==> inputs of cedar <==
Design main, start of the top module:
module main(
    input clk,rst,start,
    input [3:0]ip,
    output reg [59:0]ans,
    output reg finish
    );
make LEC_CHECK=0 ABC_AREA=1 CAP_MARGIN=15 CORE_ASPECT_RATIO=0.5 CORE_MARGIN=2 CORE_UTILIZATION=72 CTS_CLUSTER_DIAMETER=206 CTS_CLUSTER_SIZE=15 HOLD_SLACK_MARGIN=0.29 PLACE_DENSITY_LB_ADDON=0.13 SETUP_SLACK_MARGIN=3.96 SLEW_MARGIN=15 finish   # period 13.5 ns
run.sh (not shown) runs the stock make flow with config.mk's settings and CLKGATE_MAP_FILE=.
==> nickel (differences from cedar) <==
ABC_AREA = unset   (was 1)
CAP_MARGIN = 10   (was 15)
CELL_PAD_IN_SITES_DETAIL_PLACEMENT = 0   (was unset)
CORE_ASPECT_RATIO = 1.29   (was 0.5)
CORE_MARGIN = 9   (was 2)
CORE_UTILIZATION = 67   (was 72)
CTS_CLUSTER_DIAMETER = 326   (was 206)
CTS_CLUSTER_SIZE = unset   (was 15)
HOLD_SLACK_MARGIN = unset   (was 0.29)
MAX_ROUTING_LAYER = met4   (was unset)
PLACE_DENSITY_LB_ADDON = 0.06   (was 0.13)
SETUP_SLACK_MARGIN = 5.0   (was 3.96)
SLEW_MARGIN = 20   (was 15)
==> flow/constraint.sdc (replaced) <==
create_clock -name core_clock -period 28.3 [get_ports {clk}]
set_input_delay 5.6600 -clock core_clock [delete_from_list [all_inputs] [get_ports {clk}]]
set_output_delay 5.6600 -clock core_clock [all_outputs]
set_load 0.01 [all_outputs]
==> indigo (differences from cedar) <==
ABC_AREA = unset   (was 1)
CAP_MARGIN = 20   (was 15)
CORE_ASPECT_RATIO = unset   (was 0.5)
CORE_MARGIN = 4   (was 2)
CORE_UTILIZATION = 40   (was 72)
CTS_CLUSTER_DIAMETER = unset   (was 206)
CTS_CLUSTER_SIZE = 80   (was 15)
HOLD_SLACK_MARGIN = unset   (was 0.29)
PLACE_DENSITY_LB_ADDON = unset   (was 0.13)
SETUP_SLACK_MARGIN = unset   (was 3.96)
SLEW_MARGIN = 25   (was 15)
==> flow/constraint.sdc (replaced) <==
create_clock -name core_clock -period 25.0 [get_ports {clk}]
set_input_delay 5.0000 -clock core_clock [delete_from_list [all_inputs] [get_ports {clk}]]
set_output_delay 5.0000 -clock core_clock [all_outputs]
set_load 0.01 [all_outputs]
==> impl_metrics.py <==
# Generated from Yosys and OpenROAD reports
metrics = {
    "critical_path": {
        "critPathBufInv": 17,
    },
    "drt": {
        "via_per_inst": 6.290,
        "wl_met1_mm": 21.74,
    },
    "yosys": {
        "synth_area_um2": 25960,
        "yosys-top-cells-count": "400 x edfxtp_1, 209 x nor2_1, 162 x inv_1, 152 x dfxtp_1, 143 x nand2_1",
    },
    "sta": {
        "setup_violations": 0,
        "finalSetupTns_ns": 0,
    },
    "final_layout": {
        "nClkBuffers": 65,
        "logic_area_um2": 10300,
        "final_area_um2": 29300,
    },
    "power_and_ir_drop": {
        "combinationalPower_mw": 0.110,
        "power.internal_mw": 1.296,
    },
    "run_status": {
        "outcome": "timing/DRC/antenna clean",
    },
    "floorplan": {
        "tap_cells": 498,
    },
}
[end of results for nickel]
==> impl_metrics.py <==
# Generated from Yosys and OpenROAD reports
metrics = {
    "run_status": {
        "violations": "setup timing",
        "outcome": "complete, but fails checks",
    },
    "yosys": {
        "yosys-top-cells-count": "700 x nand2_1, 400 x edfxtp_1, 345 x nand3_1, 236 x nor2_1, 233 x inv_1",
    },
    "final_layout": {
        "logic_area_um2": 10310,
        "final_area_um2": 29590,
    },
    "critical_path": {
        "critPathBufInv": 16,
    },
    "drt": {
        "wl_met1_mm": 25.58,
        "via_per_inst": 6.065,
    },
    "sta": {
        "setup_ws_ns": -5.112,
        "setup_violations": 19,
    },
}
[end of results for cedar]
==> impl_metrics.py <==
# Generated from Yosys and OpenROAD reports
metrics = {
    "final_layout": {
        "final_nets": 2228,
        "final_area_um2": 29740,
        "logic_gates": 1194,
        "nClkBuffers": 81,
        "logic_area_um2": 10060,
    },
    "yosys": {
        "synth_area_um2": 25960,
        "post-synth-top-area-cell": "edfxtp_1",
        "top_cells_by_area": "edfxtp_1 46%, dfxtp_1 12%, mux4_2 8.5%",
    },
    "drt": {
        "via_per_inst": 5.373,
        "wl_met1_mm": 25.91,
        "ant_nets": 0,
    },
    "critical_path": {
        "critPathBufInv": 16,
    },
    "clock_network": {
        "worstSkewPairLatency_ns": 0.64,
    },
    "power_and_ir_drop": {
        "combinationalPower_mw": 0.119,
        "power.internal_mw": 1.560,
    },
    "sta": {
        "finalSetupTns_ns": 0,
        "slew_headroom": 0.3345,
    },
    "run_status": {
        "outcome": "timing/DRC/antenna clean",
    },
}
[end of results for indigo]

==> v6 <==
==> flow/design.v <==
`timescale 1ns / 1ps
module main(
    input clk,rst,start,
    input [3:0]ip,
    output reg [59:0]ans,
    output reg finish
    );
    parameter [6:0]addr_max=100;
    reg [59:0]max,adder;
    reg [3:0]bram[addr_max-1:0];
    reg [6:0]addr,index,index_max;
    reg [3:0]state;
    always @(posedge clk)
    begin
        if(rst)
        begin
            addr<=0;ans<=0;max<=0;
            index<=0;index_max<=addr_max-12;
            state<=0;
            finish<=1;
        end
        else 
        begin
            case(state)
            0:
            begin
                addr<=0;ans<=adder;max<=0;
                index<=0;index_max<=addr_max-12;
                if(start)
                begin
                    finish<=0;
                    state<=1;
                end
                else finish<=1;
            end
            1:
            begin
                if(addr>=addr_max)
                begin
                    state<=2;
                    addr<=0;
                end
                else 
                begin
                    bram[addr]<=ip;
                    addr<=addr+1;
                end
            end
            2:
            begin
                if(addr<=index_max) 
                begin
                    if(bram[addr]>max[3:0])
                    begin
                        index<=addr;    
                        max[3:0]<=bram[addr];
                    end
                    addr<=addr+1;
                end
                else
                begin
                    addr<=index+1;
                    if(index_max>=99)state<=0;
                    else 
                    begin
                        index_max<=index_max+1;       
                        max<=max<<4;
                    end
                end
            end
            endcase        
        end   
    end
    reg [15:0]c;
    wire [15:0]cin={c[15:1],1'b0};
    genvar i;
    generate 
        for(i=1;i<16;i=i+1)
        begin:bcd_adder
            always @(*)
            begin
                if(rst) 
                begin
                    adder[4*i-1:4*(i-1)]=0;
                    c[i]=0;
                end
                else if(cin[i-1]+max[4*i-1:4*(i-1)]+ans[4*i-1:4*(i-1)]>9)
                begin
                    adder[4*i-1:4*(i-1)]=cin[i-1]+ans[4*i-1:4*(i-1)]+max[4*i-1:4*(i-1)]-10;
                    c[i]=1;
                end
                else
                begin
                    adder[4*i-1:4*(i-1)]=cin[i-1]+ans[4*i-1:4*(i-1)]+max[4*i-1:4*(i-1)];
                    c[i]=0;
                end
            end
        end
    endgenerate
endmodule
==> flow/run.sh <==
#!/bin/bash
# the make line also repeats each setting of config.mk as NAME=value (left out here)
make -C /OpenROAD-flow-scripts/flow DESIGN_CONFIG=/design/flow/config.mk WORK_HOME=/design/flow/orfs CLKGATE_MAP_FILE= finish
==> flow/config.mk <==
export PLATFORM = sky130hd
export DESIGN_NAME = main
export DESIGN_NICKNAME = main
export VERILOG_FILES = /design/flow/design.v
export SDC_FILE = /design/flow/constraint.sdc
export NUM_CORES = 4
export LEC_CHECK = 0
export CAP_MARGIN = 20
export CORE_MARGIN = 2
export CORE_UTILIZATION = 57
export SLEW_MARGIN = 20
==> flow/constraint.sdc <==
create_clock -name core_clock -period 24.2 [get_ports {clk}]
set_input_delay 4.8400 -clock core_clock [delete_from_list [all_inputs] [get_ports {clk}]]
set_output_delay 4.8400 -clock core_clock [all_outputs]
set_load 0.01 [all_outputs]
==> v30: changes against v6 <==
ABC_AREA = 1   (was default)
CAP_MARGIN = 40   (was 20)
CORE_UTILIZATION = 72   (was 57)
CTS_CLUSTER_DIAMETER = 388   (was default)
CTS_CLUSTER_SIZE = 17   (was default)
HOLD_SLACK_MARGIN = 0.29   (was default)
PLACE_DENSITY_LB_ADDON = 0.13   (was default)
SETUP_SLACK_MARGIN = 3.58   (was default)
SLEW_MARGIN = 10   (was 20)
==> flow/constraint.sdc (replaced) <==
create_clock -name core_clock -period 13.5 [get_ports {clk}]
set_input_delay 2.7000 -clock core_clock [delete_from_list [all_inputs] [get_ports {clk}]]
set_output_delay 2.7000 -clock core_clock [all_outputs]
set_load 0.01 [all_outputs]
==> v8: changes against v6 <==
CORE_UTILIZATION = 58   (was 57)
CTS_CLUSTER_SIZE = 14   (was default)
HOLD_SLACK_MARGIN = 0.28   (was default)
SETUP_SLACK_MARGIN = 2.23   (was default)
==> flow/constraint.sdc (replaced) <==
create_clock -name core_clock -period 17.4 [get_ports {clk}]
set_input_delay 3.4800 -clock core_clock [delete_from_list [all_inputs] [get_ports {clk}]]
set_output_delay 3.4800 -clock core_clock [all_outputs]
set_load 0.01 [all_outputs]
==> comparison table <==
quantity	v30	v8	v6
Outcome	finished with violations	finished with violations	timing/DRC/antenna clean
Reasons for failing layout checks	setup timing	setup timing	-
Start point of the worst hold path	finish$_SDFFE_PP1P_	max[59]$_SDFFE_PP0P_	max[12]$_SDFFE_PP0P_
Gpl congestion	0.887	0.839	0.823
Number of cell rows	70	77	78
Worst-Skew Late Latency	560 ps	620 ps	640 ps
Final standard cell area without fillers	30,000 sq um	30,400 sq um	29,400 sq um
Final layout net count	3,028	2,335	2,222
First-pass GRT wire length	102,000 um	92,500 um	87,500 um
Gr usage total	0.337	0.257	0.239
Worst min-delay path endpoint	finish$_SDFFE_PP1P_	max[59]$_SDFFE_PP0P_	max[16]$_SDFFE_PP0P_
R2R Path End	ans[58]$_SDFFE_PP0P_	ans[57]$_SDFFE_PP0P_	ans[58]$_SDFFE_PP0P_
Met2 wire length	32,500 um	28,500 um	27,100 um
Number of placed instances, taps included	3,263	2,665	2,602
Cell count listed in synth_stat.txt	2,751	2,007	2,007
Compound-Gate Fraction of Synth Area	0.0656	0.0745	0.0745
Final Skew	12.9 ps	25.6 ps	50.8 ps
Required time worst endpoint	13,920 ps	17,850 ps	24,660 ps
Buffers excl. clock	210	210	96
Clock Power Share	0.339	0.424	0.436
Number of post-CTS setup repair buffers	18	28	0
Via/cell ratio	6.09	5.80	5.81
Via Count	20,460	16,346	15,738
Last element of the critical path	ans[58]$_SDFFE_PP0P_	ans[57]$_SDFFE_PP0P_	ans[58]$_SDFFE_PP0P_
DPL Wire Length	39,900 um	37,800 um	36,100 um
Multi-input combinational gate total	1,829	1,194	1,194
Met1 Usage GRT	0.430	0.346	0.334
Power figures rest on the tool's default switching activity, not on a simulated workload.
